// pipelined_4stage
module pipelined_4stage(clk, rst, imem_addr, imem_data, aluout);
Size in the first run: ~6000 cells after synthesis, ~1200 flip-flops, roughly 76 I/O pins.
clock: 10.6 ns
lec_check: 0
abc_area: 0
cap_margin: 20
cell_pad_in_sites_detail_placement: 0
core_aspect_ratio: 0.79
core_margin: 2
core_utilization: 46
gpl_routability_driven: 1
gpl_timing_driven: 1
max_routing_layer: met4
place_density: 0.46
setup_slack_margin: 3.05
slew_margin: 30
tns_end_percent: 100
run.sh (not shown) runs the stock make flow with config.mk's settings and CLKGATE_MAP_FILE=.
The first run completed with no timing, DRC or antenna violations.
Edit:
- ABC_AREA: 0 -> default
- CELL_PAD_IN_SITES_DETAIL_PLACEMENT: 0 -> default
- CORE_ASPECT_RATIO: 0.79 -> default
- CORE_UTILIZATION: 46 -> 66
- GPL_ROUTABILITY_DRIVEN: 1 -> default
- GPL_TIMING_DRIVEN: 1 -> default
- MAX_ROUTING_LAYER: met4 -> default
- PLACE_DENSITY: 0.46 -> default
- SETUP_SLACK_MARGIN: 3.05 -> 0.8
- SLEW_MARGIN: 30 -> 20
- TNS_END_PERCENT: 100 -> default
- clock period: 10.6 -> 6.64 ns (I/O delays scaled with it)
This time the run reached the layout checks and failed them: negative setup slack.
Via count is higher by a few percent.
Sequential power rises by well over a third.
Worst setup slack degrades by 3.8 ns.
Sequential share of layout area decreases by 0.60 points.
Clock skew rose by 0.035 ns.
Clock-buffer cell count goes up by 1.
Global-route usage is higher by 7.8 points.
Total power is higher by well over a third.
Core utilization climbs by 24 points.
Edit:
- ABC_AREA: default -> 1
- CAP_MARGIN: 20 -> 15
- CORE_ASPECT_RATIO: default -> 0.88
- CORE_UTILIZATION: 66 -> 58
- CTS_CLUSTER_DIAMETER: default -> 41
- GPL_TIMING_DRIVEN: default -> 0
- MAX_ROUTING_LAYER: default -> met5
- MIN_ROUTING_LAYER: default -> met2
- PLACE_DENSITY: default -> 0.89
- SETUP_SLACK_MARGIN: 0.8 -> default
- SLEW_MARGIN: 20 -> 5
- clock period: 6.64 -> 8.0 ns (I/O delays scaled with it)
Result: This time the run did not get past 5_1_grt; synthesized area went up by a few percent; synthesized cell count went up by well over a third; die area went up by about a fifth.
Edit:
- ABC_AREA: 1 -> default
- CAP_MARGIN: 15 -> 20
- CORE_ASPECT_RATIO: 0.88 -> default
- CORE_UTILIZATION: 58 -> 40
- CTS_CLUSTER_DIAMETER: 41 -> default
- GPL_TIMING_DRIVEN: 0 -> default
- MAX_ROUTING_LAYER: met5 -> default
- MIN_ROUTING_LAYER: met2 -> default
- PLACE_DENSITY: 0.89 -> default
- SLEW_MARGIN: 5 -> 20
- clock period: 8.0 -> 4.85 ns (I/O delays scaled with it)
What happened: The new run ran to the end with violations: negative setup slack. Synthesized cell count goes down by well over a third. Area after synthesis fell by a few percent. Die area goes up by well over a third.

---

== raven ==
pipelined_4stage again, from the RTL that the note above started with.
make LEC_CHECK=0 ABC_AREA=1 CAP_MARGIN=15 CELL_PAD_IN_SITES_DETAIL_PLACEMENT=1 CORE_ASPECT_RATIO=0.88 CORE_MARGIN=2 CORE_UTILIZATION=58 CTS_CLUSTER_DIAMETER=41 GPL_ROUTABILITY_DRIVEN=0 GPL_TIMING_DRIVEN=1 MAX_ROUTING_LAYER=met4 MIN_ROUTING_LAYER=met2 PLACE_DENSITY=0.89 SETUP_SLACK_MARGIN=2.04 SLEW_MARGIN=5 TNS_END_PERCENT=5 finish   # period 8.0 ns
Tool error GRT-0116 stopped raven during 5_1_grt; no final results.
The following lists how harbor was set up differently from raven:
- MIN_ROUTING_LAYER: met2 -> unset
- ABC_AREA: 1 -> unset
- CTS_CLUSTER_DIAMETER: 41 -> unset
- CORE_ASPECT_RATIO: 0.88 -> unset
- PLACE_DENSITY: 0.89 -> unset
- CTS_CLUSTER_SIZE: unset -> 44
- MAX_ROUTING_LAYER: met4 -> unset
- GPL_ROUTABILITY_DRIVEN: 0 -> unset
- CELL_PAD_IN_SITES_DETAIL_PLACEMENT: 1 -> unset
- SETUP_SLACK_MARGIN: 2.04 -> -0.39
- CORE_UTILIZATION: 58 -> 72
- GPL_TIMING_DRIVEN: 1 -> unset
- SLEW_MARGIN: 5 -> 20
- TNS_END_PERCENT: 5 -> unset
- the clock period (ns, I/O delays scaled along): 8.0 -> 6.54
--- outcome ---
- harbor finished all stages; layout check result: FAIL, due to setup timing.
- Comparing harbor and raven, the lower synthesized cell count is on harbor.
- Share of synthesized area spent on multiplexers delta for harbor relative to raven: 20 points higher
- harbor reports a lower detailed placement HPWL than raven does.
- The final reports for harbor and raven show number of cells in Yosys stat lower in the former.
- Between raven and harbor, xor/xnor cell area share of the yosys netlist increased.
- On post-synthesis share of cell area spent on and, or, nand and nor gates: harbor sits below raven.
- Summary — pre-CTS setup slack, harbor relative to raven: higher, by 0.32 ns.
[inputs] amber vs harbor
- CORE_ASPECT_RATIO now 0.79, previously not set
- SETUP_SLACK_MARGIN no longer set, was -0.39
- GPL_TIMING_DRIVEN now 1, previously not set
- CAP_MARGIN now 20, was 15
- GPL_ROUTABILITY_DRIVEN now 1, previously not set
- SLEW_MARGIN now 30, was 20
- CTS_CLUSTER_SIZE no longer set, was 44
- CELL_PAD_IN_SITES_DETAIL_PLACEMENT now 0, previously not set
- ABC_AREA now 0, previously not set
- MAX_ROUTING_LAYER now met4, previously not set
- PLACE_DENSITY now 0.46, previously not set
- TNS_END_PERCENT now 100, previously not set
- CORE_UTILIZATION now 53, was 72
- the clock period (ns, I/O delays scaled along) now 8.3, was 6.54
==> comparison <==
- amber was carried through to the last stage, and its layout satisfied the timing, DRC and antenna checks.
- Of the two values seen for most used routing layer, met2 was produced by harbor and met1 by amber.
- Taking harbor as the reference, in amber portion of total power attributed to sequential cells went up by 1.6 points; floorplan die height increased by 12 um relative to the old numbers; worst slack at placement higher; minimum setup slack in the final design shows an increase of 1.32 ns; wire length after detailed routing now sits higher.
- Per the comparison of amber with harbor, area growth from synthesis to final layout fell 2.3 points, sequential share of layout area rose by 0.85 points, via count down about 7%.
Input changes introduced in lagoon (baseline for comparison: amber):
- an added PLACE_DENSITY_LB_ADDON of 0.03
- a change of CORE_ASPECT_RATIO from 0.79 to 1.44
- an added CTS_CLUSTER_SIZE of 14
- a change of CORE_UTILIZATION from 53 to 70
- a deleted PLACE_DENSITY that had been 0.46
- an added SETUP_SLACK_MARGIN of 1.8
- a change of SLEW_MARGIN from 30 to 10
- a change of the clock period (ns, I/O delays scaled along) from 8.3 to 6.2
Results
amber ended with every stage complete and zero timing, DRC or antenna violations. lagoon ran in full, but the layout does not pass; the checks complain about setup timing. Time the final worst path needs with I/O delays and setup in lagoon is 0.66 ns lower than in amber. Cell area: lagoon and amber compared, higher one is lagoon. Relative to amber, the part of the total power dissipated in the clock network of lagoon is lower by 3.7 points. Diff amber -> lagoon | wire length of the first global-routing pass | up slightly.

---

Starting RTL as in the previous note.
## pipelined_4stage
module pipelined_4stage(clk, rst, imem_addr, imem_data, aluout);
input clk;										
input rst;
output [9:0] imem_addr;			 
input [32-1:0] imem_data;	 
output [32-1:0] aluout;
wire [32-1:0]inst_addr;
wire [32-1:0] inst_out;
wire [32-1:0] inst_in;
assign imem_addr = inst_addr[9:0];
assign inst_out = imem_data;
datapath_mux DP(
	.clk(clk),
	.rst(rst),
	.inst(inst_out),
	.WB_aluout(aluout)
);
PC1 pc(
	.clk(clk),
	.rst(rst),
	.currPC(inst_addr),
	.nextPC(inst_addr)
);
IF_ID_stage IIS(
	.clk(clk),
	.rst(rst), 
	.instout(inst_out), 
	.instin(inst_in)
);
endmodule
==> flow/config.mk <==
export PLATFORM = sky130hd
export DESIGN_NAME = pipelined_4stage
export DESIGN_NICKNAME = pipelined_4stage
export VERILOG_FILES = /design/flow/design.v
export SDC_FILE = /design/flow/constraint.sdc
export NUM_CORES = 4
export LEC_CHECK = 0
export CAP_MARGIN = 20
export CORE_MARGIN = 2
export CORE_UTILIZATION = 54
export SLEW_MARGIN = 20
==> flow/constraint.sdc <==
create_clock -name core_clock -period 7.79 [get_ports {clk}]
set_input_delay 1.5580 -clock core_clock [delete_from_list [all_inputs] [get_ports {clk}]]
set_output_delay 1.5580 -clock core_clock [all_outputs]
set_load 0.01 [all_outputs]
Then changed:
Settings changed: CORE_UTILIZATION 54 to 64.
Clock period 7.79 ns to 7.39 ns, I/O delays scaled along.
This time the run finished with negative setup slack left.
Design area increases slightly.
Synthesized cell count does not change.
Critical path depth grows by 2.
Wire length shrinks slightly.
Combinational power climbs by about a fifth.
Sequential cell count does not change.
Sequential share of layout area shrinks by 0.30 points.
Clock-buffer cell count is higher by 7.
First-iteration DRC count rose by roughly a tenth.
Hold slack loses 0.021 ns.

---

== job 5448 ==
Starting RTL as in the previous note.
export LEC_CHECK = 0
export ABC_AREA = 1
export CAP_MARGIN = 15
export CORE_ASPECT_RATIO = 0.88
export CORE_MARGIN = 2
export CORE_UTILIZATION = 58
export CTS_CLUSTER_DIAMETER = 41
export GPL_ROUTABILITY_DRIVEN = 0
export GPL_TIMING_DRIVEN = 1
export MAX_ROUTING_LAYER = met4
export MIN_ROUTING_LAYER = met2
export PLACE_DENSITY = 0.89
export SETUP_SLACK_MARGIN = 2.04
export SLEW_MARGIN = 5
export TNS_END_PERCENT = 5
create_clock -name core_clock -period 8.0 [get_ports {clk}]
The flow ended early for job 5448: it failed with a tool error in global routing (5_1_grt).
Modified inputs, job 8652 compared to job 5448
- removing TNS_END_PERCENT (formerly 5)
- changing CAP_MARGIN from 15 to 20
- removing ABC_AREA (formerly 1)
- removing PLACE_DENSITY (formerly 0.89)
- removing CTS_CLUSTER_DIAMETER (formerly 41)
- removing GPL_TIMING_DRIVEN (formerly 1)
- setting PLACE_DENSITY_LB_ADDON to 0.23 for the first time
- removing CORE_ASPECT_RATIO (formerly 0.88)
- changing SLEW_MARGIN from 5 to 15
- removing SETUP_SLACK_MARGIN (formerly 2.04)
- changing CORE_UTILIZATION from 58 to 40
- removing MIN_ROUTING_LAYER (formerly met2)
- removing GPL_ROUTABILITY_DRIVEN (formerly 0)
Notes after the runs:
No stage failed in job 8652, and the final checks on the layout all came back clean.
Relative to job 5448, y dimension of the die increased by about 26% in job 8652.
Job 5448 has a higher synthesized cell area than job 8652.
Relative to job 5448, number of levels in the clock H-tree has gone down in job 8652.
Job 8652 ends up with a XOR/XNOR share of the synthesized area that is 1.3 points higher than in job 5448.
The chip area estimate from yosys synthesis reported for job 8652 is smaller than that of job 5448 by 2300 sq um.
On cell count listed in synth_stat.txt: between job 5448 and job 8652, it ends up lower for job 8652.
Number of instances resized during post-cts repair | job 8652 below job 5448
| area share of and/or/nand/nor cells after synthesis | job 8652 vs job 5448 | 6.8 points lower |
Looking at floorplan core density, job 8652 sits 18 points lower than job 5448 does.
Here is what was changed in the inputs of job 2560 compared with job 8652.
- setting CTS_CLUSTER_SIZE to 51 for the first time
- setting TNS_END_PERCENT to 5 for the first time
- changing CORE_UTILIZATION from 40 to 70
- removing MAX_ROUTING_LAYER (formerly met4)
- changing PLACE_DENSITY_LB_ADDON from 0.23 to 0.0
- setting SETUP_SLACK_MARGIN to 1.52 for the first time
- changing SLEW_MARGIN from 15 to 20
- changing the clock period (ns, I/O delays scaled along) from 8.0 to 5.27
==> comparison <==
Nothing crashed in job 2560 and all stages finished; the problem is that the final layout failed, the offending checks being negative setup slack. Job 2560 vs job 8652: total global routing track utilization up in job 2560. Comparing wire length of the first global-routing pass for job 2560 and job 8652, the smaller number came from job 2560. Summary — share of total power in the clock network, job 2560 relative to job 8652: lower, by 0.2 points.
diff inputs: job 2560 => job 1125
- a deleted TNS_END_PERCENT that had been 5
- a change of SETUP_SLACK_MARGIN from 1.52 to 1.78
- a deleted CTS_CLUSTER_SIZE that had been 51
- a change of CAP_MARGIN from 20 to 15
- a change of the clock period (ns, I/O delays scaled along) from 5.27 to 6.54
Notes after the runs:
Job 1125: clock network fraction of design power is 0.8 points lower than what job 2560 reported. Sort job 2560 and job 1125 by global-route met2 utilization, ascending, and job 2560 comes first. What the final checks of job 1125 revealed, after a flow that finished every stage, was a layout that fails on negative setup slack. Per the comparison of job 1125 with job 2560, first-pass GRT wire length went up; fmax up 0.0014 GHz. | total length of routed wires | job 1125 vs job 2560 | worse |. Job 1125: area growth from synthesis to final layout is 1.1 points higher than what job 2560 reported.
Power is estimated from default activity; no workload was simulated.
